==> flow/design.v <==
`timescale 1ns/1ps
module SIMD(clk,rst,opcode,funct3,funct7,rd_data1,rd_data2,rd_data3,w_add,immed,instrc_add,wr_add,wr_data );
input clk;   
input rst;   
input [6:0] opcode;  
input [2:0] funct3;  
input [6:0] funct7;  
input [15:0] rd_data1;   
input [15:0] rd_data2;   
input [15:0] rd_data3;   
input [4:0] w_add;   
input [11:0] immed;  
output [6:0]instrc_add;
output [4:0] wr_add;     
output [15:0] wr_data;   
wire [1:0]mode;
reg [12:0]op;
wire [3:0]scr_r;
wire scr;
wire [2:0]op_r;
wire [1:0]mac_hl;
wire [15:0]sig_ex;
wire [6:0]n_instrc_add;
wire [1:0]alu_mode;
wire [12:0]alu_op;
wire alu_scr;
wire signed[15:0]source1;
wire [15:0]data2;
wire signed[15:0]source3;
wire [15:0]exsig_data;
wire signed[15:0]source2;
wire signed[7:0]source1_8_1;
wire signed[7:0]source1_8_2;
wire signed[7:0]source2_8_1;
wire signed[7:0]source2_8_2;
wire signed[7:0]source3_8_1;
wire signed[7:0]source3_8_2;
wire signed[3:0]source1_4_1;
wire signed[3:0]source1_4_2;
wire signed[3:0]source1_4_3;
wire signed[3:0]source1_4_4;
wire signed[3:0]source2_4_1;
wire signed[3:0]source2_4_2;
wire signed[3:0]source2_4_3;
wire signed[3:0]source2_4_4;
wire signed[3:0]source3_4_1;
wire signed[3:0]source3_4_2;
wire signed[3:0]source3_4_3;
wire signed[3:0]source3_4_4;
reg [15:0]result_reg;
reg [31:0]mul_reg;
reg[91:0] pip_reg;
reg [6:0] instrc_add;  
assign scr_r=opcode[3:0];
assign op_r=opcode[6:4];
assign mac_hl=funct7[1:0];
always @(posedge clk)
    begin
        if(!rst)
            instrc_add<=0;
        else
            instrc_add<=n_instrc_add;
    end
assign mode=(funct3==3'b001)? 2'b01:
            (funct3==3'b010)? 2'b10:
            (funct3==3'b100)? 2'b11:2'b00;
assign scr=(scr_r==4'b0011)? 1:0;
always @ (opcode or funct7 or mac_hl)
    begin
        case (opcode)
            7'b0111011:begin
                            case(funct7)
                                7'b0000000: op=13'b0000_0000_0000_1;  
                                7'b0100000: op=13'b0000_0000_0001_0;  
                                7'b1000001: op=13'b0000_0000_0010_0;  
                                7'b1000010: op=13'b0000_0000_0100_0;  
                                7'b0001000: op=13'b0000_0000_1000_0;  
                                7'b0010000: op=13'b0000_0001_0000_0;  
                                7'b0011000: op=13'b0000_0010_0000_0;  
                                7'b0110000: op=13'b0000_0100_0000_0;  
                                default:op=13'b0000_0000_0000_0;  
                            endcase
                        end
             7'b1001011:begin
                            case(mac_hl)
                                2'b01:op=13'b0000_1000_0000_0;  
                                2'b10:op=13'b0001_0000_0000_0;  
                                default:op=13'b0000_0000_0000_0;  
                            endcase
                        end
             7'b0100011:op=13'b0010_0000_0000_0;  
             7'b1100011:op=13'b0100_0000_0000_0;  
             7'b1010011:op=13'b1000_0000_0000_0;  
             default:op=13'b0000_0000_0000_0;  
        endcase                                   
    end
assign sig_ex={{4{immed[10]}},immed};
assign n_instrc_add=instrc_add+3'b100;
always @(posedge clk)
    begin
        if(!rst)
            pip_reg <=0;
        else
            begin
                pip_reg[1:0]<=mode;  
                pip_reg[14:2]<=op;  
                pip_reg[15]<=scr;  
                pip_reg[31:16]<= rd_data1;  
                pip_reg[47:32]<= rd_data2;  
                pip_reg[63:48]<= rd_data3;  
                pip_reg[68:64]<= w_add;  
                pip_reg[91:76]<= sig_ex; 
            end 
    end
assign alu_mode=pip_reg[1:0];
assign alu_op=pip_reg[14:2];
assign alu_scr=pip_reg[15];
assign source1=pip_reg[31:16];
assign data2=pip_reg[47:32];
assign source3=pip_reg[63:48];
assign wr_add=pip_reg[68:64];
assign exsig_data=pip_reg[91:76];
assign source2=(alu_scr==1'b0)? data2:exsig_data;
assign source1_8_1=source1[7:0];
assign source1_8_2=source1[15:8];
assign source2_8_1=source2[7:0];
assign source2_8_2=source2[15:8];
assign source3_8_1=source3[7:0];
assign source3_8_2=source3[15:8];
assign source1_4_1=source1[3:0];
assign source1_4_2=source1[7:4];
assign source1_4_3=source1[11:8];
assign source1_4_4=source1[15:12];
assign source2_4_1=source2[3:0];
assign source2_4_2=source2[7:4];
assign source2_4_3=source2[11:8];
assign source2_4_4=source2[15:12];
assign source3_4_1=source3[3:0];
assign source3_4_2=source3[7:4];
assign source3_4_3=source3[11:8];
assign source3_4_4=source3[15:12];
always @(alu_op or alu_mode or source1 or source2 or source3 or source1_8_1 or source1_8_2 or 
         source2_8_1 or source2_8_2 or source3_8_1 or source3_8_2 or source1_4_1 or source1_4_2 or
         source1_4_3 or source1_4_4 or source2_4_1 or source2_4_2 or source2_4_3 or source2_4_4 or
         source3_4_1 or source3_4_2 or source3_4_3 or source3_4_3 or source3_4_4)
    begin
        mul_reg=0;
        result_reg=0;
        case(alu_op)
           13'b0000_0000_0000_1:begin
                                    case(alu_mode)
                                        2'b01:result_reg=source1+source2;  
                                        2'b10:result_reg={source1_8_2+source2_8_2,source1_8_1+source2_8_1};  
                                        2'b11:result_reg={source1_4_4+source2_4_4,source1_4_3+source2_4_3,source1_4_2+source2_4_2,source1_4_1+source2_4_1};  
                                        default:result_reg=0;
                                    endcase
                                end
           13'b0000_0000_0001_0:begin
                                    case(alu_mode)
                                        2'b01:result_reg=source1-source2;  
                                        2'b10:result_reg={source1_8_2-source2_8_2,source1_8_1-source2_8_1};  
                                        2'b11:result_reg={source1_4_4-source2_4_4,source1_4_3-source2_4_3,source1_4_2-source2_4_2,source1_4_1-source2_4_1};  
                                        default:result_reg=0;                       
                                    endcase
                                end
           13'b0000_0000_0010_0:begin
                                    case(alu_mode)
                                        2'b01:begin
                                                mul_reg=source1*source2;  
                                                result_reg=mul_reg[15:0];  
                                              end
                                        2'b10:begin
                                                mul_reg[15:0]=source1_8_1*source2_8_1;  
                                                mul_reg[31:16]=source1_8_2*source2_8_2;
                                                result_reg={mul_reg[23:16],mul_reg[7:0]}; 
                                              end
                                        2'b11:begin
                                                mul_reg[7:0]=source1_4_1*source2_4_1;  
                                                mul_reg[15:8]=source1_4_2*source2_4_2;
                                                mul_reg[23:16]=source1_4_3*source2_4_3;
                                                mul_reg[31:24]=source1_4_4*source2_4_4;
                                                result_reg={mul_reg[27:24],mul_reg[19:16],mul_reg[11:8],mul_reg[3:0]}; 
                                              end
                                        default:begin
                                                    result_reg=0;
                                                    mul_reg=0;
                                                end
                                    endcase
                                end
           13'b0000_0000_0100_0:begin
                                    case(alu_mode)
                                        2'b01:begin 
                                                mul_reg=source1*source2;  
                                                result_reg=mul_reg[31:16];  
                                              end
                                        2'b10:begin
                                                mul_reg[15:0]=source1_8_1*source2_8_1;  
                                                mul_reg[31:16]=source1_8_2*source2_8_2;
                                                result_reg={mul_reg[31:24],mul_reg[15:8]}; 
                                              end
                                        2'b11:begin
                                                mul_reg[7:0]=source1_4_1*source2_4_1;  
                                                mul_reg[15:8]=source1_4_2*source2_4_2;
                                                mul_reg[23:16]=source1_4_3*source2_4_3;
                                                mul_reg[31:24]=source1_4_4*source2_4_4;
                                                result_reg={mul_reg[31:28],mul_reg[23:20],mul_reg[15:12],mul_reg[7:4]}; 
                                              end
                                        default:begin
                                                    result_reg=0;
                                                    mul_reg=0;
                                                end
                                    endcase
                                end
           13'b0000_0000_1000_0:result_reg=source1&source2;  
           13'b0000_0001_0000_0:result_reg=source1|source2;  
           13'b0000_0010_0000_0:result_reg=source1^source2;  
           13'b0000_0100_0000_0:result_reg=~source1;  
           13'b0000_1000_0000_0:begin
                                    case(alu_mode)
                                        2'b01:begin
                                                mul_reg=source1*source2+{{16{1'b0}},source3};  
                                                result_reg=mul_reg[15:0];  
                                              end
                                        2'b10:begin
                                                mul_reg[15:0]=source1_8_1*source2_8_1+{{8{1'b0}},source3_8_1};  
                                                mul_reg[31:16]=source1_8_2*source2_8_2+{{8{1'b0}},source3_8_2};
                                                result_reg={mul_reg[23:16],mul_reg[7:0]}; 
                                              end
                                        2'b11:begin
                                                mul_reg[7:0]=source1_4_1*source2_4_1+{{4{1'b0}},source3_4_1};  
                                                mul_reg[15:8]=source1_4_2*source2_4_2+{{4{1'b0}},source3_4_2};
                                                mul_reg[23:16]=source1_4_3*source2_4_3+{{4{1'b0}},source3_4_3};
                                                mul_reg[31:24]=source1_4_4*source2_4_4+{{4{1'b0}},source3_4_4};
                                                result_reg={mul_reg[27:24],mul_reg[19:16],mul_reg[11:8],mul_reg[3:0]}; 
                                              end
                                        default:begin
                                                    result_reg=0;
                                                    mul_reg=0;
                                                end
                                    endcase
                                end
           13'b0001_0000_0000_0:begin
                                    case(alu_mode)
                                        2'b01:begin
                                                mul_reg=source1*source2+{{16{1'b0}},source3};  
                                                result_reg=mul_reg[31:16];  
                                              end
                                        2'b10:begin
                                                mul_reg[15:0]=source1_8_1*source2_8_1+{{8{1'b0}},source3_8_1};  
                                                mul_reg[31:16]=source1_8_2*source2_8_2+{{8{1'b0}},source3_8_2};
                                                result_reg={mul_reg[31:24],mul_reg[15:8]}; 
                                              end
                                        2'b11:begin
                                                mul_reg[7:0]=source1_4_1*source2_4_1+{{4{1'b0}},source3_4_1};  
                                                mul_reg[15:8]=source1_4_2*source2_4_2+{{4{1'b0}},source3_4_2};
                                                mul_reg[23:16]=source1_4_3*source2_4_3+{{4{1'b0}},source3_4_3};
                                                mul_reg[31:24]=source1_4_4*source2_4_4+{{4{1'b0}},source3_4_4};
                                                result_reg={mul_reg[31:28],mul_reg[23:20],mul_reg[15:12],mul_reg[7:4]}; 
                                              end
                                        default:begin
                                                    result_reg=0;
                                                    mul_reg=0;
                                                end                                    
                                    endcase
                                end
           13'b0010_0000_0000_0:result_reg=(source1<<source2);  
           13'b0100_0000_0000_0:result_reg=(source1>>source2);  
           13'b1000_0000_0000_0:result_reg=(source1<<<source2);  
           default:result_reg=0;
        endcase
    end
assign wr_data=result_reg;
endmodule
==> flow/run.sh <==
#!/bin/bash
# the make line also repeats each setting of config.mk as NAME=value (left out here)
make -C /OpenROAD-flow-scripts/flow DESIGN_CONFIG=/design/flow/config.mk WORK_HOME=/design/flow/orfs CLKGATE_MAP_FILE= finish
==> flow/config.mk <==
export PLATFORM = sky130hd
export DESIGN_NAME = SIMD
export DESIGN_NICKNAME = SIMD
export VERILOG_FILES = /design/flow/design.v
export SDC_FILE = /design/flow/constraint.sdc
export NUM_CORES = 4
export LEC_CHECK = 0
export ABC_AREA = 0
export CAP_MARGIN = 20
export CELL_PAD_IN_SITES_GLOBAL_PLACEMENT = 1
export CORE_ASPECT_RATIO = 0.64
export CORE_MARGIN = 2
export CORE_UTILIZATION = 33
export CTS_CLUSTER_DIAMETER = 92
export CTS_CLUSTER_SIZE = 35
export GPL_TIMING_DRIVEN = 0
export MAX_ROUTING_LAYER = met4
export MIN_ROUTING_LAYER = met2
export PLACE_DENSITY = 0.63
export SETUP_SLACK_MARGIN = 1.18
export SLEW_MARGIN = 35
export TNS_END_PERCENT = 35
==> flow/constraint.sdc <==
create_clock -name core_clock -period 18.1 [get_ports {clk}]
set_input_delay 3.6200 -clock core_clock [delete_from_list [all_inputs] [get_ports {clk}]]
set_output_delay 3.6200 -clock core_clock [all_outputs]
set_load 0.01 [all_outputs]
==> impl_metrics.yaml, run 1 <==
# flow metrics
logic_synthesis:
  aoi_share_pct: 12.6
  xor_share_pct: 4.45
  syn_area_um2: 33100
  common_cells: "inv_1 (925), fa_1 (593), ha_1 (401)"
  synth.area.top_cells: "fa_1 (36%), ha_1 (15%), inv_1 (10%), dfxtp_1 (5.2%), nand2_1 (3.3%)"
  synth_flops: 86
  syn_inst: 3901
  ys_types: 81
  synth_top_cell_by_count: "inv_1"
  avgSynthCellArea_um2: 8.48
  yosysTopAreaCell: "fa_1"
  ys_sh_simple_pct: 12.7
  yosys_warnings: 1
  yosys.stat.seqShare_pct: 5.20
  top_cell_area_share_pct: 35.9
  edf_count: 0
  topCombFamilyByArea: "adder cells"
  synthMuxAreaShare_pct: 1.65
  ys_cells: 3901
  synthArstFlopShare_pct: 0
  ys.flop_type: "dfxtp_1"
  ys_sh_adder_pct: 51.0
  ys_area_um2: 33100
grt:
  track_usage_pct: 71.5
  overflow: 1166
placement:
  place_area_um2: 36200
  dp_hpwl_mm: 153
  routabilityCongestion: 1.13
  port_buffers: 109
floorplan:
  die_h_um: 257
  rows: 92
  die_w_um: 400
  dieArea_um2: 103000
  pin_count: 112
  coreArea_um2: 98900
  fp_util_pct: 33.5
run_status:
  status: "aborted with a tool error"
  stop_error: "[ERROR GRT-0116] Global routing finished with congestion. Check the congestion regions in the DRC Viewer."
  failing_step: "global routing"
clocking:
  post_cts_buffers: 0
  clockBufferDepth: 2
  cts_made_buffers: 9
  cts_resized: 0
  cts_hold_buf: 0
  cts_sinks: 86
  cts-root-buf: "clkbuf_16"
  cts_max_level: 3
metal layers:
layer	overflow	global-route usage, %
met5	-	-
met3	1112	91.6
met4	19	31.7
met2	35	74.6
met1	-	-
per-stage QoR:
stage | instances | worst slack [ps] | power [µW] | hold WS (ps)
after floorplan | 3902 | 6590 | 1330 | 476
after global placement | 5327 | 462 | 2060 | 458
after detailed placement | 5341 | 2610 | 2060 | 463
after CTS | 5357 | 2120 | 2310 | 480
==> run 2, diff against run 1 <==
Settings changed: ABC_AREA 0 to 1, CAP_MARGIN 20 to 10, CELL_PAD_IN_SITES_GLOBAL_PLACEMENT 1 to default, CORE_ASPECT_RATIO 0.64 to default, CORE_UTILIZATION 33 to 71, CTS_CLUSTER_DIAMETER 92 to 188, CTS_CLUSTER_SIZE 35 to 100, GPL_TIMING_DRIVEN 0 to default, MAX_ROUTING_LAYER met4 to default, MIN_ROUTING_LAYER met2 to default, PLACE_DENSITY 0.63 to default, SETUP_SLACK_MARGIN 1.18 to default, SLEW_MARGIN 35 to 20, TNS_END_PERCENT 35 to 5.
Clock period 18.1 ns to 6.96 ns, I/O delays scaled along.
==> run 2 against run 1 <==
Net effect: the flow again stops in global routing; synthesized area rose by 5.0%; die area fell by 51%; synthesized cell count is 23% higher.
==> impl_metrics.yaml, run 2 <==
# flow metrics
logic_synthesis:
  synth.area.top_cells: "fa_1 (34%), ha_1 (14%), inv_1 (13%), nand2_1 (9.7%), dfxtp_1 (5.0%)"
  yosys.stat.seqShare_pct: 4.96
  xor_share_pct: 1.44
  common_cells: "inv_1 (1229), nand2_1 (898), fa_1 (593)"
  edf_count: 0
  synth_top_cell_by_count: "inv_1"
  ys_cells: 4800
  synth_flops: 86
  ys_sh_adder_pct: 48.6
  top_cell_area_share_pct: 34.2
  ys_area_um2: 34700
  synthMuxAreaShare_pct: 0
  topCombFamilyByArea: "adder cells"
  yosysTopAreaCell: "fa_1"
  aoi_share_pct: 9.27
  yosys_warnings: 1
  ys.flop_type: "dfxtp_1"
  ys_sh_simple_pct: 20.7
  synthArstFlopShare_pct: 0
  syn_area_um2: 34700
  syn_inst: 4800
  avgSynthCellArea_um2: 7.23
  ys_types: 57
clocking:
  cts-root-buf: "clkbuf_16"
  cts_max_level: 3
  cts_sinks: 86
  cts_made_buffers: 9
  clockBufferDepth: 2
placement:
  dp_cells: 6165
  routabilityCongestion: 1.14
  port_buffers: 109
  pre_cts_ws_ps: -1820
  dp_hpwl_mm: 126
floorplan:
  rows: 81
  fp_util_pct: 71.4
  pin_count: 112
  dieArea_um2: 50700
  die_h_um: 225
  die_w_um: 225
  coreArea_um2: 48600
run_status:
  failing_step: "global routing"
  status: "aborted with a tool error"
  stop_error: "[ERROR GRT-0116] Global routing finished with congestion. Check the congestion regions in the DRC Viewer."
grt:
  track_usage_pct: 81.4
  overflow: 1063
[run 2: repair_timing]
item	CTS
setup endpoints to repair	16
pin swaps	110
setup buffers	41
gates cloned	1
resized	349
hold buffers	0
[run 2: routing by layer]
| layer | GRT usage (%) | GRT overflow |
|---|---|---|
| met4 | 82.6 | 306 |
| met5 | 44.1 | 1 |
| met1 | 79.3 | 25 |
| met3 | 64.6 | 15 |
| met2 | 99.9 | 716 |
[run 2: through the flow]
step | total power, µW | area [µm²]
floorplan | 3860 | 35200
global placement | 6300 | 42400
detailed placement | 6630 | 42400
CTS | 7760 | 44200
==> run 3, diff against run 2 <==
Settings changed: ABC_AREA 1 to default, CAP_MARGIN 10 to 20, CORE_UTILIZATION 71 to 70, CTS_CLUSTER_DIAMETER 188 to default, CTS_CLUSTER_SIZE 100 to 34, GPL_TIMING_DRIVEN from default to 1, MAX_ROUTING_LAYER from default to met4, PLACE_DENSITY_LB_ADDON from default to 0.0, SETUP_SLACK_MARGIN from default to 3.15, TNS_END_PERCENT 5 to default.
Clock period 6.96 ns to 11.0 ns, I/O delays scaled along.
==> run 3 against run 2 <==
Net effect: synthesized area down 4.7%; the run now finishes clean; synthesized cell count down 19%; die area shrank 3.3%.
==> impl_metrics.yaml, run 3 <==
# physical design summary
pwr:
  power.group.top: "combinational logic"
  p_int_uw: 1890
  ir_drop_mv: 0.270
  netSwitchingPower_uw: 2340
  pwr-share-comb_pct: 84.1
  clkPwrFrac_pct: 7.6
  clock_net_power_uw: 321
  swShare_pct: 55.3
  p_leak_uw: 0.0190
  power_density_nw_per_um2: 111
  power_sequential_uw: 350
  power_uw: 4230
  seqPwrFrac_pct: 8.3
  p_comb_uw: 3560
worst_setup_path:
  max_stage_delay_ps: 580
  rr_startpoint: "instrc_add[2]$_SDFF_PN0_"
  crit_chain: "inv_2 -> nor2_4 -> fa_2 -> buf_4 -> fa_1 -> fa_1 -> fa_1 -> fa_1 -> inv_2 -> fa_1 -> inv_2 -> ha_4 -> a21o_1 -> or3_4 -> o211ai_1 -> nand3_2 -> a221o_1 -> and3_4 -> a21oi_2 -> xnor2_1 -> a22oi_2 -> o211ai_1 -> buf_2"
  endpoint_kind: "output pin"
  startpoint: "pip_reg[31]$_SDFF_PN0_"
  path_delay_family: "adder cells"
  cpMostUsedCell: "fa_1"
  rrSetupSlack_ps: 9870
  path_class: "flop to output pin"
  cp.depth: 23
  crit_fanout: 11
  cp-start-kind: "flop"
  required_ps: 8800
  rr_worst_depth: 4
  crit_slowest_cell: "fa_2"
  cp-endpoint: "wr_data[13]"
  cp_num_buf_inv: 5
  arrival_ps: 8090
  reg2reg_to: "instrc_add[6]$_SDFF_PN0_"
logic_synthesis:
  aoi_share_pct: 12.6
  syn_area_um2: 33100
  avgSynthCellArea_um2: 8.48
  synth.area.top_cells: "fa_1 (36%), ha_1 (15%), inv_1 (10%), dfxtp_1 (5.2%), nand2_1 (3.3%)"
  yosys.stat.seqShare_pct: 5.20
  synthMuxAreaShare_pct: 1.65
  yosysTopAreaCell: "fa_1"
  synth_top_cell_by_count: "inv_1"
  ys.flop_type: "dfxtp_1"
  ys_cells: 3901
  synthArstFlopShare_pct: 0
  synth_flops: 86
  topCombFamilyByArea: "adder cells"
  syn_inst: 3901
  yosys_warnings: 1
  ys_area_um2: 33100
  common_cells: "inv_1 (925), fa_1 (593), ha_1 (401)"
  ys_types: 81
  xor_share_pct: 4.45
  ys_sh_adder_pct: 51.0
  edf_count: 0
  top_cell_area_share_pct: 35.9
  ys_sh_simple_pct: 12.7
sta:
  fin_crit_sh_pct: 93.5
  max_freq_mhz: 97.2
  finalHoldViolCount: 0
  finalSetupTns_ps: 0
  setup_ws_ps: 714
  maxSlewHeadroom_pct: 9.91
  holdWs_ps: 502
  finClkSkew_ps: 3.06
  rsz0062_at_grt: "yes"
  setup_viol: 0
  slew_violations: 0
  tightest_slew_ps: 1330
  finalCriticalPeriod_ps: 10290
job:
  max_cap_violations: 0
  tool_warnings: 78
floorplan:
  die_w_um: 221
  dieArea_um2: 49000
  rows: 79
  die_h_um: 221
  fp_util_pct: 71.1
  pin_count: 112
  coreArea_um2: 46600
grt:
  grt_max_degree: 77
  grt_pass1_vias: 33700
  overflow: 0
  antenna_found_initial: 22
  grt_first_pass_wirelength_mm: 203
  track_usage_pct: 58.2
drt:
  first_iter_violations: 4865
  num_vias: 32400
  remaining_drc_errors: 0
  postRouteAntennaNets: 0
  drt_first_pass_iters: 13
  wl_per_cell_um: 29.5
  vias_per_cell: 6.84
  routed_wl_mm: 140
worst_hold_path:
  whs_endpoint: "instrc_add[2]$_SDFF_PN0_"
  hold_path.class: "flop to flop"
  hp-start: "instrc_add[2]$_SDFF_PN0_"
  holdPathStages: 1
placement:
  port_buffers: 109
  pre_cts_ws_ps: 257
  dp_hpwl_mm: 105
  routabilityCongestion: 1.26
clocking:
  cts-root-buf: "clkbuf_16"
  cts_tree: "done"
  insertion_delay_ps: 370
  cts_made_buffers: 9
  clkSlewWorstSetupHoldPaths_ps: 70
  cts_max_level: 3
  clockBufferDepth: 2
  cts_sinks: 86
cells_and_area:
  layout.nets: 5170
  seqCellArea_um2: 1730
  area.combinational_um2: 28600
  nFillCells: 2850
  area_growth_pct: 14.7
run_status:
  status: "finished clean"
run 3: layout make-up:
cell class / count / share of cell area, %
antenna: 24 / 0.158
clock buffer: 10 / 0.630
clock inverter: 6 / 0.135
inverter: 942 / 9.58
multi-input combinational: 2739 / 75.4
sequential: 86 / 4.56
tap: 607 / 2.00
timing repair buffer: 312 / 7.47
timing repair inverter: 2 / 0.0660
run 3: per-layer routing:
metal	vias up	share of wire, %	GRT usage (%)
met1	15300	31	63.0
met4	0	12	50.9
met3	1194	17	26.9
met2	3029	40	79.8
li1	12800	-	-
met5	-	0	-
run 3: what timing repair did:
action	in CTS	in global routing
resized	244	73
gates cloned	2	2
hold buffers	0	0
endpoints found under the setup margin	16	16
buffers inserted	73	32
pin swaps	61	74
hold endpoints to repair	0	0
run 3: metrics by stage:
stage | utilization [%] | area (µm²) | std cells
floorplan | - | 33700 | 3902
global placement | 76.3 | 35500 | 4576
detailed placement | 76.3 | 35500 | 4576
CTS | 79.9 | 37200 | 4667
global route | 81.5 | 37900 | 4727
finish | 81.5 | 37900 | 4728
==> run 4, diff against run 3 <==
Settings changed: CORE_UTILIZATION 70 to 57, CTS_CLUSTER_SIZE 34 to 52, GPL_TIMING_DRIVEN 1 to default, MAX_ROUTING_LAYER met4 to default, PLACE_DENSITY_LB_ADDON 0.0 to default, SETUP_SLACK_MARGIN 3.15 to 1.45.
Clock period 11.0 ns to 8.82 ns, I/O delays scaled along.
==> run 4 against run 3 <==
Net effect: the layout now fails its checks (setup timing); worst hold slack got worse by 13 ps; sequential cell count stayed put; synthesized area did not move; critical endpoint is now wr_data[6]; register-to-register slack got worse by 2100 ps.
==> impl_metrics.yaml, run 4 <==
# physical design summary
run_status:
  status: "complete, but fails checks"
  so_faults: "setup timing"
placement:
  port_buffers: 109
  routabilityCongestion: 1.16
  dp_hpwl_mm: 123
clocking:
  cts-root-buf: "clkbuf_16"
  clockBufferDepth: 2
  cts_tree: "done"
  cts_made_buffers: 9
  cts_max_level: 3
  clkSlewWorstSetupHoldPaths_ps: 70
  cts_hold_buf: 0
  cts_sinks: 86
  insertion_delay_ps: 370
floorplan:
  fp_util_pct: 57.5
  die_h_um: 245
  die_w_um: 245
  coreArea_um2: 57600
  rows: 88
  pin_count: 112
  dieArea_um2: 60000
worst_setup_path:
  rr_worst_depth: 4
  path_class: "flop to output pin"
  reg2reg_to: "instrc_add[6]$_SDFF_PN0_"
  cp_num_buf_inv: 12
  cp-endpoint: "wr_data[6]"
  rrSetupSlack_ps: 7740
  crit_slowest_cell: "fa_1"
  crit_fanout: 6
  cp.depth: 30
  cp-start-kind: "flop"
  path_delay_family: "adder cells"
  required_ps: 7060
  rr_startpoint: "instrc_add[2]$_SDFF_PN0_"
  max_stage_delay_ps: 580
  arrival_ps: 7720
  cpMostUsedCell: "buf_4"
  endpoint_kind: "output pin"
  startpoint: "pip_reg[15]$_SDFF_PN0_"
logic_synthesis:
  avgSynthCellArea_um2: 8.48
  yosys_warnings: 1
  ys_sh_simple_pct: 12.7
  ys_area_um2: 33100
  topCombFamilyByArea: "adder cells"
  aoi_share_pct: 12.6
  synthMuxAreaShare_pct: 1.65
  common_cells: "inv_1 (925), fa_1 (593), ha_1 (401)"
  ys.flop_type: "dfxtp_1"
  synth_flops: 86
  yosys.stat.seqShare_pct: 5.20
  ys_types: 81
  synthArstFlopShare_pct: 0
  synth.area.top_cells: "fa_1 (36%), ha_1 (15%), inv_1 (10%), dfxtp_1 (5.2%), nand2_1 (3.3%)"
  syn_area_um2: 33100
  synth_top_cell_by_count: "inv_1"
  edf_count: 0
  xor_share_pct: 4.45
  yosysTopAreaCell: "fa_1"
  syn_inst: 3901
  ys_cells: 3901
  ys_sh_adder_pct: 51.0
  top_cell_area_share_pct: 35.9
worst_hold_path:
  whs_endpoint: "instrc_add[2]$_SDFF_PN0_"
  hp-start: "instrc_add[2]$_SDFF_PN0_"
  holdPathStages: 1
  hold_path.class: "flop to flop"
sta:
  setup_ws_ps: -668
  maxSlewHeadroom_pct: 23.9
  finalCriticalPeriod_ps: 9490
  slew_violations: 0
  finClkSkew_ps: 4.73
  tightest_slew_ps: 1140
  finalHoldViolCount: 0
  rsz0062_at_grt: "yes"
  finalSetupTns_ps: -7670
  fin_crit_sh_pct: 108
  setup_viol: 15
  max_freq_mhz: 105
pwr:
  clock_net_power_uw: 397
  p_leak_uw: 0.0216
  p_int_uw: 2990
  clkPwrFrac_pct: 6.4
  ir_drop_mv: 0.348
  power_density_nw_per_um2: 147
  power_uw: 6230
  power.group.top: "combinational logic"
  pwr-share-comb_pct: 86.6
  power_sequential_uw: 437
  p_comb_uw: 5400
  netSwitchingPower_uw: 3240
  swShare_pct: 52.0
  seqPwrFrac_pct: 7.0
grt:
  track_usage_pct: 50.4
  overflow: 0
  grt_pass1_vias: 35400
  antenna_found_initial: 8
  grt_first_pass_wirelength_mm: 219
  grt_max_degree: 77
drt:
  vias_per_cell: 6.21
  wl_per_cell_um: 28.0
  postRouteAntennaNets: 0
  drt_first_pass_iters: 6
  num_vias: 33400
  remaining_drc_errors: 0
  first_iter_violations: 3893
  routed_wl_mm: 151
cells_and_area:
  nFillCells: 4090
  layout.nets: 5679
  area_growth_pct: 28.3
job:
  tool_warnings: 76
  max_cap_violations: 0
## run 4: timing repair
| item | in CTS | in global routing |
|---|---|---|
| setup endpoints to repair | 16 | 16 |
| pin swaps | 121 | 59 |
| buffers inserted | 54 | 16 |
| gates resized | 318 | 60 |
| gates cloned | 2 | 0 |
## run 4: metrics by stage
stage / hold slack, ps / worst slack, ps / area, µm² / std cells / utilization [%]
3_5_place_dp: 474 / -811 / 40100 / 5281 / 69.7
2_1_floorplan: 476 / 130 / 33700 / 3902 / -
4_1_cts: 494 / -345 / 42000 / 5353 / 72.9
5_1_grt: 501 / -850 / 42400 / 5371 / 73.7
6_report: 490 / -668 / 42400 / 5379 / 73.7
3_3_place_gp: 448 / -772 / 40100 / 5280 / 69.7
## run 4: layer usage
metal	wire length, µm	track usage [%]	part of all wire [%]
met4	18200	46.0	12
met2	63300	75.2	42
met1	50500	58.0	34
met3	18600	15.8	12
met5	41	0.408	0.027
## run 4: final cells by class
| cell class | instances | area (µm²) | area share (%) |
|---|---|---|---|
| sequential | 86 | 1730 | 4.07 |
| antenna | 8 | 20.0 | 0.0472 |
| timing repair buffer | 823 | 7020 | 16.6 |
| inverter | 942 | 3610 | 8.50 |
| tap | 765 | 957 | 2.26 |
| multi-input combinational | 2739 | 28800 | 67.9 |
| clock buffer | 9 | 225 | 0.531 |
| clock inverter | 7 | 80.1 | 0.189 |
==> run 5, diff against run 4 <==
Settings changed: CORE_UTILIZATION 57 to 58, CTS_CLUSTER_DIAMETER from default to 322, CTS_CLUSTER_SIZE 52 to 20, GPL_TIMING_DRIVEN from default to 1, PLACE_DENSITY_LB_ADDON from default to 0.06, SETUP_SLACK_MARGIN 1.45 to 0.7.
Clock period 8.82 ns to 11.1 ns, I/O delays scaled along.
==> run 5 against run 4 <==
Net effect: the run now finishes clean; highest routed layer unchanged; total power fell by 39%; die area shrank 1.7%; critical path depth did not move; final cell count down 11%; critical endpoint is now wr_data[5].
==> impl_metrics.yaml, run 5 <==
# physical design summary
run_status:
  status: "finished clean"
grt:
  antenna_found_initial: 2
  overflow: 0
  track_usage_pct: 42.9
  grt_pass1_vias: 29900
  grt_first_pass_wirelength_mm: 187
  grt_max_degree: 77
sta:
  setup_viol: 0
  tightest_slew_ps: 1140
  max_freq_mhz: 96.5
  finalCriticalPeriod_ps: 10360
  holdWs_ps: 469
  finalSetupTns_ps: 0
  slew_violations: 0
  setup_ws_ps: 740
  rsz0062_at_grt: "yes"
  finalHoldViolCount: 0
  finClkSkew_ps: 2.60
  fin_crit_sh_pct: 93.3
  maxSlewHeadroom_pct: 22.2
pwr:
  pwr-share-comb_pct: 80.5
  clock_net_power_uw: 394
  ir_drop_mv: 0.105
  p_comb_uw: 3040
  swShare_pct: 54.7
  power_density_nw_per_um2: 103
  netSwitchingPower_uw: 2070
  clkPwrFrac_pct: 10.4
  p_int_uw: 1710
  p_leak_uw: 0.0186
  power.group.top: "combinational logic"
  power_sequential_uw: 344
  seqPwrFrac_pct: 9.1
logic_synthesis:
  ys.flop_type: "dfxtp_1"
  yosys_warnings: 1
  common_cells: "inv_1 (925), fa_1 (593), ha_1 (401)"
  synthMuxAreaShare_pct: 1.65
  synthArstFlopShare_pct: 0
  yosys.stat.seqShare_pct: 5.20
  synth.area.top_cells: "fa_1 (36%), ha_1 (15%), inv_1 (10%), dfxtp_1 (5.2%), nand2_1 (3.3%)"
  ys_sh_adder_pct: 51.0
  ys_types: 81
  xor_share_pct: 4.45
  top_cell_area_share_pct: 35.9
  synth_flops: 86
  synth_top_cell_by_count: "inv_1"
  aoi_share_pct: 12.6
  yosysTopAreaCell: "fa_1"
  syn_area_um2: 33100
  edf_count: 0
  syn_inst: 3901
  ys_sh_simple_pct: 12.7
  topCombFamilyByArea: "adder cells"
  avgSynthCellArea_um2: 8.48
  ys_cells: 3901
  ys_area_um2: 33100
floorplan:
  die_h_um: 243
  coreArea_um2: 56400
  pin_count: 112
  dieArea_um2: 59000
  rows: 87
  die_w_um: 243
  fp_util_pct: 58.7
cells_and_area:
  layout.nets: 5119
  area_growth_pct: 10.6
  seqCellArea_um2: 1730
  area.combinational_um2: 27700
  utilization_pct: 64.9
  final_cells: 4803
  nFillCells: 5005
worst_setup_path:
  cp.depth: 30
  reg2reg_to: "instrc_add[6]$_SDFF_PN0_"
  crit_slowest_cell: "fa_1"
  rr_startpoint: "instrc_add[2]$_SDFF_PN0_"
  cp-endpoint: "wr_data[5]"
  rr_worst_depth: 4
  required_ps: 8880
  cpMostUsedCell: "fa_1"
  endpoint_kind: "output pin"
  crit_fanout: 8
  path_delay_family: "adder cells"
  cp-start-kind: "flop"
  cp_num_buf_inv: 11
  arrival_ps: 8140
  max_stage_delay_ps: 570
  rrSetupSlack_ps: 10070
  startpoint: "pip_reg[15]$_SDFF_PN0_"
  path_class: "flop to output pin"
drt:
  vias_per_cell: 6.06
  remaining_drc_errors: 0
  wl_per_cell_um: 25.9
  routed_wl_mm: 124
  num_vias: 29100
  postRouteAntennaNets: 0
  first_iter_violations: 3101
  drt_first_pass_iters: 6
placement:
  port_buffers: 109
  routabilityCongestion: 1.09
  dp_hpwl_mm: 104
  dp_cells: 4754
  pre_cts_ws_ps: 295
clocking:
  cts_max_level: 3
  clkSlewWorstSetupHoldPaths_ps: 70
  cts_made_buffers: 9
  clockBufferDepth: 2
  insertion_delay_ps: 370
  cts_tree: "done"
  cts_sinks: 86
  cts-root-buf: "clkbuf_16"
worst_hold_path:
  hp-start: "instrc_add[2]$_SDFF_PN0_"
  hold_path.class: "flop to flop"
  whs_endpoint: "instrc_add[2]$_SDFF_PN0_"
  holdPathStages: 1
job:
  tool_warnings: 72
  max_cap_violations: 0
==> run 5: area by class of cell <==
class	instances	area share, %
clock buffers	9	0.615
flip-flops and latches	86	4.73
multi-input cells	2739	75.6
diodes	1	0.00684
inverters	942	9.74
well taps	756	2.58
clock inverters	7	0.376
repair buffers	263	6.39
==> run 5: metrics by stage <==
stage                     power [µW]  area, µm²
after floorplan                 2170      33100
after global placement          3150      35500
after detailed placement        3170      35500
after CTS                       3620      36300
after global routing            4050      36600
final                           3780      36600
==> run 5: repair_timing <==
item,4_1_cts,5_1_grt
resized,68,54
pin swaps,7,16
setup buffers,14,18
hold endpoints to repair,0,0
endpoints found under the setup margin,16,16
hold buffers,0,0
==> run 5: routing by layer <==
metal  share of wire [%]  GRT usage (%)
met5               0.013              0
met4                 6.7           23.0
met3                  12           11.6
met2                  42           64.0
met1                  39           57.0
==> run 6, diff against run 5 <==
Settings changed: ABC_AREA from default to 1, CAP_MARGIN 20 to 30, CELL_PAD_IN_SITES_DETAIL_PLACEMENT from default to 2, CORE_MARGIN 2 to 10, CORE_UTILIZATION 58 to 72, CTS_CLUSTER_DIAMETER 322 to 116, CTS_CLUSTER_SIZE 20 to default, GPL_ROUTABILITY_DRIVEN from default to 0, GPL_TIMING_DRIVEN 1 to 0, HOLD_SLACK_MARGIN from default to 0.19, MAX_ROUTING_LAYER from default to met4, MIN_ROUTING_LAYER from default to met2, PLACE_DENSITY_LB_ADDON 0.06 to default, SETUP_SLACK_MARGIN 0.7 to -0.69, TNS_END_PERCENT from default to 20.
Clock period 11.1 ns to 7.26 ns, I/O delays scaled along.
==> run 6 against run 5 <==
Net effect: the flow now stops in detailed placement; synthesized area is 5.0% higher; synthesized cell count is 23% higher; die area shrank 2.6%.
==> impl_metrics.yaml, run 6 <==
# flow metrics
logic_synthesis:
  synth.area.top_cells: "fa_1 (34%), ha_1 (14%), inv_1 (13%), nand2_1 (9.7%), dfxtp_1 (5.0%)"
  aoi_share_pct: 9.27
  ys_cells: 4800
  synth_top_cell_by_count: "inv_1"
  yosys.stat.seqShare_pct: 4.96
  ys_types: 57
  syn_inst: 4800
  yosys_warnings: 1
  synthMuxAreaShare_pct: 0
  syn_area_um2: 34700
  top_cell_area_share_pct: 34.2
  topCombFamilyByArea: "adder cells"
  xor_share_pct: 1.44
  synth_flops: 86
  ys.flop_type: "dfxtp_1"
  edf_count: 0
  ys_sh_adder_pct: 48.6
  ys_sh_simple_pct: 20.7
  common_cells: "inv_1 (1229), nand2_1 (898), fa_1 (593)"
  synthArstFlopShare_pct: 0
  avgSynthCellArea_um2: 7.23
  yosysTopAreaCell: "fa_1"
  ys_area_um2: 34700
floorplan:
  rows: 80
  dieArea_um2: 57400
  pin_count: 112
  die_w_um: 240
  fp_util_pct: 72.7
  die_h_um: 240
  coreArea_um2: 47700
run_status:
  status: "aborted with a tool error"
  failing_step: "detailed placement"
  stop_error: "[ERROR DPL-0033] detailed placement checks failed during check placement."
placement:
  port_buffers: 108
==> run 6: metrics by stage <==
step / hold slack (ps) / std cells
floorplan: 469 / 4801
global placement: 443 / 5524
==> run 7, diff against run 6 <==
Settings changed: ABC_AREA 1 to default, CAP_MARGIN 30 to 20, CELL_PAD_IN_SITES_DETAIL_PLACEMENT 2 to default, CORE_MARGIN 10 to 2, CORE_UTILIZATION 72 to 60, CTS_CLUSTER_DIAMETER 116 to default, GPL_ROUTABILITY_DRIVEN 0 to default, GPL_TIMING_DRIVEN 0 to default, HOLD_SLACK_MARGIN 0.19 to default, MAX_ROUTING_LAYER met4 to default, MIN_ROUTING_LAYER met2 to default, SETUP_SLACK_MARGIN -0.69 to 2.13, TNS_END_PERCENT 20 to default.
Clock period 7.26 ns to 7.77 ns, I/O delays scaled along.
==> run 7 against run 6 <==
Net effect: the layout now fails its checks (setup timing); synthesized area fell by 4.7%; die area is 0.66% lower; synthesized cell count fell by 19%.
==> impl_metrics.yaml, run 7 <==
# physical design summary
cells_and_area:
  area.combinational_um2: 28500
  seqCellArea_um2: 1730
  area_growth_pct: 29.2
  layout.nets: 5803
  nFillCells: 3519
  utilization_pct: 78.0
run_status:
  so_faults: "setup timing"
  status: "complete, but fails checks"
worst_setup_path:
  cp_num_buf_inv: 8
  arrival_ps: 7880
  rrSetupSlack_ps: 6630
  endpoint_kind: "output pin"
  rr_startpoint: "instrc_add[2]$_SDFF_PN0_"
  reg2reg_to: "instrc_add[6]$_SDFF_PN0_"
  path_class: "flop to output pin"
  cpMostUsedCell: "fa_1"
  required_ps: 6220
  cp-endpoint: "wr_data[13]"
  startpoint: "pip_reg[15]$_SDFF_PN0_"
  max_stage_delay_ps: 630
  crit_slowest_cell: "fa_2"
  path_delay_family: "adder cells"
  rr_worst_depth: 4
  cp-start-kind: "flop"
  cp.depth: 26
  crit_fanout: 6
floorplan:
  dieArea_um2: 57000
  coreArea_um2: 54800
  die_w_um: 239
  die_h_um: 239
  pin_count: 112
  rows: 86
  fp_util_pct: 60.4
sta:
  finalHoldViolCount: 0
  finClkSkew_ps: 4.56
  max_freq_mhz: 106
  finalCriticalPeriod_ps: 9430
  fin_crit_sh_pct: 121
  tightest_slew_ps: 1280
  setup_viol: 16
  setup_ws_ps: -1660
  finalSetupTns_ps: -22660
  maxSlewHeadroom_pct: 14.4
  slew_violations: 0
  rsz0062_at_grt: "yes"
pwr:
  ir_drop_mv: 0.296
  power_density_nw_per_um2: 166
  p_int_uw: 3380
  power.group.top: "combinational logic"
  clkPwrFrac_pct: 6.6
  swShare_pct: 52.5
  p_comb_uw: 6140
  p_leak_uw: 0.0221
  netSwitchingPower_uw: 3730
  pwr-share-comb_pct: 86.4
  power_sequential_uw: 499
  clock_net_power_uw: 471
  seqPwrFrac_pct: 7.0
drt:
  remaining_drc_errors: 0
  vias_per_cell: 6.35
  wl_per_cell_um: 28.8
  drt_first_pass_iters: 7
  num_vias: 34600
  postRouteAntennaNets: 0
  routed_wl_mm: 157
  first_iter_violations: 4784
logic_synthesis:
  topCombFamilyByArea: "adder cells"
  edf_count: 0
  ys_types: 81
  yosys_warnings: 1
  synthArstFlopShare_pct: 0
  aoi_share_pct: 12.6
  yosysTopAreaCell: "fa_1"
  ys.flop_type: "dfxtp_1"
  ys_cells: 3901
  synth_top_cell_by_count: "inv_1"
  avgSynthCellArea_um2: 8.48
  top_cell_area_share_pct: 35.9
  synthMuxAreaShare_pct: 1.65
  xor_share_pct: 4.45
  syn_inst: 3901
  ys_sh_simple_pct: 12.7
  common_cells: "inv_1 (925), fa_1 (593), ha_1 (401)"
  synth_flops: 86
  synth.area.top_cells: "fa_1 (36%), ha_1 (15%), inv_1 (10%), dfxtp_1 (5.2%), nand2_1 (3.3%)"
  syn_area_um2: 33100
  ys_area_um2: 33100
  ys_sh_adder_pct: 51.0
  yosys.stat.seqShare_pct: 5.20
job:
  max_cap_violations: 0
  tool_warnings: 77
placement:
  routabilityCongestion: 1.15
  port_buffers: 109
  pre_cts_ws_ps: -1710
  dp_hpwl_mm: 125
worst_hold_path:
  whs_endpoint: "instrc_add[2]$_SDFF_PN0_"
  hp-start: "instrc_add[2]$_SDFF_PN0_"
  holdPathStages: 1
  hold_path.class: "flop to flop"
grt:
  track_usage_pct: 54.6
  grt_first_pass_wirelength_mm: 225
  met3_usage_pct: 20.1
  antenna_found_initial: 10
  grt.busiest_layer: "met2"
  grt_pass1_vias: 36400
  grt_util_met2_pct: 81.0
  overflow: 0
  grtUsageMet1_pct: 60.7
  grt_max_degree: 77
clocking:
  clkSlewWorstSetupHoldPaths_ps: 80
  cts_max_level: 3
  clockBufferDepth: 2
  insertion_delay_ps: 390
  cts_hold_buf: 0
  cts_sinks: 86
  cts_tree: "done"
  cts-root-buf: "clkbuf_16"
  cts_made_buffers: 9
-- run 7: area by class of cell --
class | instances | area share, %
Antenna cell | 6 | 0.0351
Clock buffer | 9 | 0.527
Clock inverter | 7 | 0.182
Inverter | 942 | 8.39
Multi-Input combinational cell | 2739 | 66.8
Sequential cell | 86 | 4.04
Tap cell | 704 | 2.06
Timing Repair Buffer | 947 | 18.0
-- run 7: repair_timing --
item                       4_1_cts  5_1_grt
buffers inserted                32       24
pin swaps                       87       78
setup endpoints to repair       16       16
resized                        192       81
-- run 7: routing by layer --
| metal | wire (µm) | share of wire, % | up-vias |
|---|---|---|---|
| li1 | - | - | 14100 |
| met3 | 21900 | 14 | 1155 |
| met2 | 65200 | 42 | 2815 |
| met4 | 19500 | 12 | 12 |
| met5 | 201 | 0.13 | - |
| met1 | 49800 | 32 | 16500 |
-- run 7: per-stage QoR --
| stage | area [µm²] | hold WS (ps) | total power, µW | instances |
|---|---|---|---|---|
| after floorplan | 33700 | 476 | 3290 | 3902 |
| after global placement | 41100 | 449 | 5490 | 5361 |
| after detailed placement | 41100 | 516 | 5700 | 5361 |
| after CTS | 42200 | 523 | 6500 | 5409 |
| after global routing | 42700 | 545 | 7400 | 5434 |
| final | 42700 | 522 | 7110 | 5440 |
==> run 8, diff against run 7 <==
Settings changed: ABC_AREA from default to 1, CORE_UTILIZATION 60 to 72, CTS_CLUSTER_DIAMETER from default to 188, CTS_CLUSTER_SIZE from default to 100, PLACE_DENSITY from default to 0.78, SETUP_SLACK_MARGIN 2.13 to default, TNS_END_PERCENT from default to 20.
Clock period 7.77 ns to 8.57 ns, I/O delays scaled along.
==> run 8 against run 7 <==
Net effect: the run now fails in global routing; synthesized area rose by 5.0%; synthesized cell count increased by 23%; die area is 12% lower.
==> impl_metrics.yaml, run 8 <==
# flow metrics
run_status:
  status: "aborted with a tool error"
  failing_step: "global routing"
  stop_error: "[ERROR GRT-0116] Global routing finished with congestion. Check the congestion regions in the DRC Viewer."
logic_synthesis:
  common_cells: "inv_1 (1229), nand2_1 (898), fa_1 (593)"
  ys_area_um2: 34700
  ys.flop_type: "dfxtp_1"
  synth.area.top_cells: "fa_1 (34%), ha_1 (14%), inv_1 (13%), nand2_1 (9.7%), dfxtp_1 (5.0%)"
  ys_sh_adder_pct: 48.6
  edf_count: 0
  syn_inst: 4800
  syn_area_um2: 34700
  synth_flops: 86
  synthArstFlopShare_pct: 0
  avgSynthCellArea_um2: 7.23
  top_cell_area_share_pct: 34.2
  ys_types: 57
  yosysTopAreaCell: "fa_1"
  yosys_warnings: 1
  aoi_share_pct: 9.27
  yosys.stat.seqShare_pct: 4.96
  synthMuxAreaShare_pct: 0
  synth_top_cell_by_count: "inv_1"
  ys_sh_simple_pct: 20.7
  xor_share_pct: 1.44
  ys_cells: 4800
  topCombFamilyByArea: "adder cells"
grt:
  overflow: 9
  track_usage_pct: 70.4
clocking:
  cts_max_level: 3
  cts-root-buf: "clkbuf_16"
  cts_made_buffers: 9
  cts_sinks: 86
  clockBufferDepth: 2
placement:
  port_buffers: 109
  pre_cts_ws_ps: -659
  place_area_um2: 40200
  dp_hpwl_mm: 122
  routabilityCongestion: 1.16
floorplan:
  pin_count: 112
  fp_util_pct: 72.9
  die_w_um: 224
  rows: 80
  coreArea_um2: 47600
  dieArea_um2: 50000
  die_h_um: 224
[run 8: through the flow]
step	total power (µW)	TNS (ps)	cells	util [%]
CTS	5830	-1360	5944	87.0
detailed placement	5000	-7420	5912	84.4
global placement	4770	-3840	5912	84.4
floorplan	2920	0	4801	-
[run 8: what timing repair did]
item                                    in CTS
pin swaps                                   57
endpoints found under the setup margin      16
setup buffers                               16
gates resized                              276
hold buffers                                 0
hold endpoints to repair                     0
[run 8: metal layers]
metal | GRT overflow | GRT usage, %
met1 | 0 | 71.6
met2 | 8 | 88.1
met4 | 1 | 66.6
met5 | 0 | 31.8
met3 | 0 | 53.0
==> run 9, diff against run 8 <==
Settings changed: ABC_AREA 1 to default, CORE_ASPECT_RATIO from default to 1.12, CORE_UTILIZATION 72 to 70, CTS_CLUSTER_DIAMETER 188 to 322, CTS_CLUSTER_SIZE 100 to 20, GPL_TIMING_DRIVEN from default to 1, MAX_ROUTING_LAYER from default to met4, PLACE_DENSITY 0.78 to default, PLACE_DENSITY_LB_ADDON from default to 0.0, SETUP_SLACK_MARGIN from default to 3.05, TNS_END_PERCENT 20 to default.
Clock period 8.57 ns to 10.8 ns, I/O delays scaled along.
==> run 9 against run 8 <==
Net effect: now clean on timing, DRC and antenna; synthesized cell count shrank 19%; synthesized area decreased by 4.7%; die area shrank 2.0%.
==> impl_metrics.yaml, run 9 <==
# physical design summary
run_status:
  status: "finished clean"
logic_synthesis:
  ys_sh_simple_pct: 12.7
  topCombFamilyByArea: "adder cells"
  common_cells: "inv_1 (925), fa_1 (593), ha_1 (401)"
  yosys_warnings: 1
  xor_share_pct: 4.45
  yosysTopAreaCell: "fa_1"
  yosys.stat.seqShare_pct: 5.20
  ys.flop_type: "dfxtp_1"
  synthArstFlopShare_pct: 0
  synth_top_cell_by_count: "inv_1"
  synth_flops: 86
  ys_area_um2: 33100
  edf_count: 0
  ys_sh_adder_pct: 51.0
  syn_area_um2: 33100
  synthMuxAreaShare_pct: 1.65
  syn_inst: 3901
  aoi_share_pct: 12.6
  top_cell_area_share_pct: 35.9
  synth.area.top_cells: "fa_1 (36%), ha_1 (15%), inv_1 (10%), dfxtp_1 (5.2%), nand2_1 (3.3%)"
  avgSynthCellArea_um2: 8.48
  ys_types: 81
  ys_cells: 3901
clocking:
  clkSlewWorstSetupHoldPaths_ps: 80
  cts_made_buffers: 9
  cts_hold_buf: 0
  clockBufferDepth: 2
  cts-root-buf: "clkbuf_16"
  cts_max_level: 3
  insertion_delay_ps: 380
  cts_tree: "done"
  cts_sinks: 86
pwr:
  netSwitchingPower_uw: 2630
  ir_drop_mv: 0.150
  power_density_nw_per_um2: 122
  power_sequential_uw: 358
  seqPwrFrac_pct: 7.6
  power_uw: 4700
  pwr-share-comb_pct: 85.1
  clock_net_power_uw: 341
  power.group.top: "combinational logic"
  clkPwrFrac_pct: 7.3
  swShare_pct: 55.9
  p_leak_uw: 0.0193
  p_comb_uw: 4000
  p_int_uw: 2070
floorplan:
  dieArea_um2: 49000
  coreArea_um2: 46800
  die_w_um: 209
  fp_util_pct: 70.7
  pin_count: 112
  rows: 84
  die_h_um: 234
cells_and_area:
  utilization_pct: 82.7
  area.combinational_um2: 28900
  seqCellArea_um2: 1730
  nFillCells: 2693
  area_growth_pct: 16.9
  layout.nets: 5224
  final_cells: 4772
placement:
  dp_hpwl_mm: 103
  routabilityCongestion: 1.17
  dp_cells: 4588
  port_buffers: 109
worst_setup_path:
  rrSetupSlack_ps: 9730
  crit_fanout: 6
  path_class: "flop to output pin"
  crit_slowest_cell: "fa_1"
  path_delay_family: "adder cells"
  arrival_ps: 8030
  endpoint_kind: "output pin"
  max_stage_delay_ps: 530
  cpMostUsedCell: "fa_1"
  rr_startpoint: "instrc_add[2]$_SDFF_PN0_"
  rr_worst_depth: 4
  cp.depth: 32
  reg2reg_to: "instrc_add[6]$_SDFF_PN0_"
  cp-endpoint: "wr_data[7]"
  cp-start-kind: "flop"
  required_ps: 8640
  cp_num_buf_inv: 13
  startpoint: "pip_reg[15]$_SDFF_PN0_"
worst_hold_path:
  hold_path.class: "flop to flop"
  holdPathStages: 1
  whs_endpoint: "instrc_add[2]$_SDFF_PN0_"
  hp-start: "instrc_add[2]$_SDFF_PN0_"
drt:
  wl_met1_mm: 41.7
  wl_met2_mm: 57.1
  postRouteAntennaNets: 0
  highest_layer: "met4"
  wl_per_cell_um: 29.2
  vias_per_cell: 6.86
  routed_wl_mm: 139
  first_iter_violations: 5277
  wl_met3_mm: 22.1
  num_vias: 32700
  remaining_drc_errors: 0
  drt_first_pass_iters: 14
sta:
  max_freq_mhz: 98.1
  finalHoldViolCount: 0
  tightest_slew_ps: 1270
  fin_crit_sh_pct: 94.4
  rsz0062_at_grt: "yes"
  finalSetupTns_ps: 0
  setup_viol: 0
  slew_violations: 0
  maxSlewHeadroom_pct: 14.1
  finalCriticalPeriod_ps: 10190
  finClkSkew_ps: 5.09
grt:
  antenna_found_initial: 12
  overflow: 0
  track_usage_pct: 56.9
  grt_max_degree: 77
  grt_pass1_vias: 33800
  grt_first_pass_wirelength_mm: 198
job:
  max_cap_violations: 0
  tool_warnings: 74
-- run 9: layer usage --
metal	GRT usage, %	vias up
met3	22.7	1458
met1	59.3	15300
met4	53.5	0
met2	82.4	3090
met5	-	-
li1	-	12900
-- run 9: what timing repair did --
item	4_1_cts	5_1_grt
pin swaps	103	82
setup buffers	90	54
endpoints found under the setup margin	16	16
gates cloned	1	2
resized	291	103
-- run 9: through the flow --
step	cell area (µm²)	hold slack (ps)	setup WS, ps
final	38700	475	606
after global routing	38700	506	466
after CTS	37700	476	1060
after detailed placement	35600	459	676
after global placement	35600	450	762
after floorplan	33700	476	1710
-- run 9: area by class of cell --
cell class	instances	share of cell area [%]
multi-input cells	2739	74.7
inverters	942	9.35
clock inverters	7	0.191
clock buffers	9	0.582
repair buffers	368	8.64
flip-flops and latches	86	4.47
diodes	19	0.123
well taps	602	1.95
==> run 10, diff against run 9 <==
Settings changed: CELL_PAD_IN_SITES_GLOBAL_PLACEMENT from default to 3, CORE_ASPECT_RATIO 1.12 to default, CORE_UTILIZATION 70 to 40, CTS_CLUSTER_DIAMETER 322 to 367, CTS_CLUSTER_SIZE 20 to 100, GPL_TIMING_DRIVEN 1 to default, MAX_ROUTING_LAYER met4 to default, PLACE_DENSITY_LB_ADDON 0.0 to default, SETUP_SLACK_MARGIN 3.05 to default.
Clock period 10.8 ns to 10.6 ns, I/O delays scaled along.
==> run 10 against run 9 <==
Net effect: still clean on timing, DRC and antenna; sequential cell count is the same; wire length grew 8.1%; final area shrank 2.9%; sequential share of layout area grew 0.14 points; sequential power is essentially flat; critical path type unchanged; largest cell class unchanged.
==> impl_metrics.yaml, run 10 <==
# physical design summary
run_status:
  status: "finished clean"
drt:
  wl_met3_mm: 11.6
  remaining_drc_errors: 0
  drt_first_pass_iters: 6
  vias_per_cell: 5.65
  wl_per_cell_um: 28.9
  num_vias: 29400
  wl_met1_mm: 61.4
  highest_layer: "met5"
  postRouteAntennaNets: 0
  routed_wl_mm: 150
  first_iter_violations: 2315
  wl_met2_mm: 66.6
cells_and_area:
  utilization_pct: 45.8
  layout.nets: 5211
  nFillCells: 8212
  stdcell_area_um2: 37500
  area_growth_pct: 13.5
floorplan:
  rows: 105
  die_h_um: 292
  dieArea_um2: 85000
  fp_util_pct: 40.4
  coreArea_um2: 82000
  pin_count: 112
  die_w_um: 292
sta:
  rsz0062_at_grt: "no"
  fin_crit_sh_pct: 97.7
  finalSetupTns_ps: 0
  tightest_slew_ps: 1150
  setup_ws_ps: 246
  maxSlewHeadroom_pct: 22.6
  finalHoldViolCount: 0
  slew_violations: 0
  holdWs_ps: 506
  finClkSkew_ps: 7.49
  finalCriticalPeriod_ps: 10350
  setup_viol: 0
  max_freq_mhz: 96.6
logic_synthesis:
  syn_area_um2: 33100
  synth_top_cell_by_count: "inv_1"
  synth_flops: 86
  yosys.stat.seqShare_pct: 5.20
  syn_inst: 3901
  edf_count: 0
  synthMuxAreaShare_pct: 1.65
  synth.area.top_cells: "fa_1 (36%), ha_1 (15%), inv_1 (10%), dfxtp_1 (5.2%), nand2_1 (3.3%)"
  ys_cells: 3901
  top_cell_area_share_pct: 35.9
  ys_sh_simple_pct: 12.7
  ys_area_um2: 33100
  topCombFamilyByArea: "adder cells"
  yosys_warnings: 1
  ys_types: 81
  ys_sh_adder_pct: 51.0
  synthArstFlopShare_pct: 0
  ys.flop_type: "dfxtp_1"
  common_cells: "inv_1 (925), fa_1 (593), ha_1 (401)"
  xor_share_pct: 4.45
  avgSynthCellArea_um2: 8.48
  aoi_share_pct: 12.6
  yosysTopAreaCell: "fa_1"
worst_setup_path:
  path_class: "flop to output pin"
  cp.depth: 26
  required_ps: 8480
  max_stage_delay_ps: 610
  cp_num_buf_inv: 9
  cp-start-kind: "flop"
  rrSetupSlack_ps: 9550
  rr_startpoint: "instrc_add[2]$_SDFF_PN0_"
  cp-endpoint: "wr_data[6]"
  arrival_ps: 8230
  rr_worst_depth: 4
  cpMostUsedCell: "fa_1"
  startpoint: "pip_reg[15]$_SDFF_PN0_"
  crit_slowest_cell: "clkdlybuf4s50_1"
  reg2reg_to: "instrc_add[6]$_SDFF_PN0_"
  endpoint_kind: "output pin"
  crit_fanout: 15
  path_delay_family: "adder cells"
pwr:
  power_density_nw_per_um2: 111
  power.group.top: "combinational logic"
  p_comb_uw: 3440
  seqPwrFrac_pct: 8.7
  power_sequential_uw: 360
  clock_net_power_uw: 362
  ir_drop_mv: 0.104
  netSwitchingPower_uw: 2300
  p_int_uw: 1860
  p_leak_uw: 0.0190
  clkPwrFrac_pct: 8.7
  swShare_pct: 55.3
  pwr-share-comb_pct: 82.6
clocking:
  cts_sinks: 86
  clockBufferDepth: 2
  insertion_delay_ps: 380
  cts_tree: "done"
  clkSlewWorstSetupHoldPaths_ps: 80
  cts_hold_buf: 0
  cts_made_buffers: 9
  cts_max_level: 3
  cts-root-buf: "clkbuf_16"
job:
  tool_warnings: 73
  max_cap_violations: 0
worst_hold_path:
  holdPathStages: 1
  whs_endpoint: "instrc_add[2]$_SDFF_PN0_"
  hold_path.class: "flop to flop"
  hp-start: "instrc_add[2]$_SDFF_PN0_"
placement:
  dp_hpwl_mm: 129
  pre_cts_ws_ps: -387
  place_area_um2: 36900
  port_buffers: 109
  routabilityCongestion: 1.05
grt:
  grt_pass1_vias: 31700
  grt_first_pass_wirelength_mm: 219
  antenna_found_initial: 7
  grt_max_degree: 77
  track_usage_pct: 35.8
  overflow: 0
run 10: final cells by class:
type                            count  area, µm²  area share, %
Multi-Input combinational cell   2739      27600           73.4
Inverter                          942       3550           9.45
Timing Repair Buffer              355       3030           8.08
Sequential cell                    86       1730           4.61
Tap cell                         1070       1340           3.57
Clock buffer                        9        225          0.600
Clock inverter                      7       91.3          0.243
Antenna cell                        3       7.51         0.0200
run 10: routing by layer:
layer / GRT usage (%) / vias up
met5: 0 / -
met1: 46.3 / 14900
met3: 6.65 / 375
met2: 56.3 / 1261
li1: - / 12900
met4: 20.8 / 4
run 10: stage by stage:
step / power, µW / instances
global route: 4490 / 5208
detailed placement: 3720 / 5184
finish: 4160 / 5211
global placement: 3690 / 5184
CTS: 4120 / 5202
floorplan: 2270 / 3902
run 10: repair_timing:
item / in CTS / in global routing
pin swaps: 1 / 7
buffers inserted: 2 / 6
setup endpoints to repair: 16 / 13
gates resized: 27 / 46
==> run 11, diff against run 10 <==
Settings changed: ABC_AREA from default to 1, CAP_MARGIN 20 to 10, CELL_PAD_IN_SITES_GLOBAL_PLACEMENT 3 to default, CORE_ASPECT_RATIO from default to 1.47, CORE_UTILIZATION 40 to 54, CTS_CLUSTER_DIAMETER 367 to 240, CTS_CLUSTER_SIZE 100 to default, GPL_ROUTABILITY_DRIVEN from default to 0, GPL_TIMING_DRIVEN from default to 0, PLACE_DENSITY_LB_ADDON from default to 0.04.
==> run 11 against run 10 <==
Net effect: the layout now fails its checks (setup timing); final area rose by 0.91%; sequential power about the same; clock skew fell by 6.9 ps; critical path type unchanged; largest cell class unchanged; highest routed layer unchanged.
==> impl_metrics.yaml, run 11 <==
# physical design summary
pwr:
  power_density_nw_per_um2: 104
  seqPwrFrac_pct: 9.1
  clkPwrFrac_pct: 8.8
  p_leak_uw: 0.0202
  clock_net_power_uw: 346
  power_sequential_uw: 359
  swShare_pct: 60.0
  netSwitchingPower_uw: 2360
  ir_drop_mv: 0.127
  p_int_uw: 1570
  pwr-share-comb_pct: 82.1
  p_comb_uw: 3230
  power.group.top: "combinational logic"
grt:
  grtUsageMet1_pct: 47.1
  grt_pass1_vias: 33800
  track_usage_pct: 43.4
  grt_first_pass_wirelength_mm: 207
  grt.busiest_layer: "met2"
  antenna_found_initial: 2
  overflow: 0
  met3_usage_pct: 10.6
  grt_util_met2_pct: 67.4
  grt_max_degree: 20
logic_synthesis:
  synth.area.top_cells: "fa_1 (34%), ha_1 (14%), inv_1 (13%), nand2_1 (9.7%), dfxtp_1 (5.0%)"
  yosys.stat.seqShare_pct: 4.96
  topCombFamilyByArea: "adder cells"
  top_cell_area_share_pct: 34.2
  ys_types: 57
  ys_cells: 4800
  ys_area_um2: 34700
  edf_count: 0
  syn_area_um2: 34700
  xor_share_pct: 1.44
  yosys_warnings: 1
  ys_sh_simple_pct: 20.7
  yosysTopAreaCell: "fa_1"
  aoi_share_pct: 9.27
  synthArstFlopShare_pct: 0
  common_cells: "inv_1 (1229), nand2_1 (898), fa_1 (593)"
  syn_inst: 4800
  ys_sh_adder_pct: 48.6
  synthMuxAreaShare_pct: 0
  avgSynthCellArea_um2: 7.23
  synth_flops: 86
  synth_top_cell_by_count: "inv_1"
  ys.flop_type: "dfxtp_1"
placement:
  place_area_um2: 36900
  port_buffers: 108
  dp_hpwl_mm: 118
sta:
  finClkSkew_ps: 0.544
  maxSlewHeadroom_pct: 7.69
  finalHoldViolCount: 0
  max_freq_mhz: 94.2
  tightest_slew_ps: 1380
  setup_viol: 1
  fin_crit_sh_pct: 100
  finalSetupTns_ps: -19.1
  finalCriticalPeriod_ps: 10620
  rsz0062_at_grt: "yes"
  slew_violations: 0
  setup_ws_ps: -19.1
cells_and_area:
  area_growth_pct: 9.07
  nFillCells: 6377
  layout.nets: 6004
  stdcell_area_um2: 37900
worst_setup_path:
  rr_worst_depth: 6
  max_stage_delay_ps: 630
  cp_num_buf_inv: 7
  cp.depth: 27
  path_delay_family: "adder cells"
  endpoint_kind: "output pin"
  arrival_ps: 8500
  crit_slowest_cell: "dfxtp_2"
  cp-start-kind: "flop"
  path_class: "flop to output pin"
  crit_fanout: 11
  rrSetupSlack_ps: 9520
  reg2reg_to: "instrc_add[6]$_SDFF_PN0_"
  startpoint: "pip_reg[24]$_SDFF_PN0_"
  cp-endpoint: "wr_data[6]"
  required_ps: 8480
  rr_startpoint: "instrc_add[3]$_SDFF_PN0_"
  cpMostUsedCell: "fa_1"
clocking:
  cts_made_buffers: 9
  cts_hold_buf: 0
  cts_max_level: 3
  cts_sinks: 86
  clockBufferDepth: 2
  cts_tree: "done"
  clkSlewWorstSetupHoldPaths_ps: 70
  cts-root-buf: "clkbuf_16"
  insertion_delay_ps: 390
worst_hold_path:
  hp-start: "instrc_add[2]$_SDFF_PN0_"
  whs_endpoint: "instrc_add[2]$_SDFF_PN0_"
  holdPathStages: 1
  hold_path.class: "flop to flop"
drt:
  vias_per_cell: 5.84
  first_iter_violations: 3706
  wl_per_cell_um: 24.3
  drt_first_pass_iters: 9
  postRouteAntennaNets: 0
  routed_wl_mm: 141
  remaining_drc_errors: 0
  num_vias: 33800
floorplan:
  fp_util_pct: 54.6
  die_w_um: 213
  pin_count: 112
  dieArea_um2: 66400
  die_h_um: 311
  coreArea_um2: 63600
  rows: 112
job:
  max_cap_violations: 0
  tool_warnings: 72
run_status:
  status: "complete, but fails checks"
  so_faults: "setup timing"
==> run 11: what timing repair did <==
item / 4_1_cts / 5_1_grt
buffers inserted: 1 / 10
gates resized: 126 / 139
endpoints found under the setup margin: 16 / 16
pin swaps: 3 / 9
==> run 11: per-layer routing <==
layer  wire length, µm  part of all wire, %
met1             45400                   32
met2             61900                   44
met3             14600                   10
met4             19000                   13
met5                11               0.0078
==> run 11: final cells by class <==
cell class	count	area, µm²	area share, %
clock inverters	7	76.3	0.202
inverters	1253	4740	12.5
plain buffers	111	658	1.74
flip-flops and latches	86	1730	4.56
repair buffers	119	1170	3.08
multi-input cells	3346	28200	74.5
well taps	855	1070	2.82
clock buffers	9	225	0.595
diodes	3	7.51	0.0198
==> run 11: metrics by stage <==
step	power, µW	worst slack (ps)	util (%)	hold WS (ps)	cells
2_1_floorplan	2360	1900	-	469	4801
3_5_place_dp	3360	-1130	58.0	452	5764
6_report	3940	-19.1	59.5	467	5789
3_3_place_gp	3320	-1180	58.0	453	5764
5_1_grt	4250	-50.7	59.5	489	5786
4_1_cts	3760	0.745	58.8	467	5776
Power and IR drop assume default switching activity.
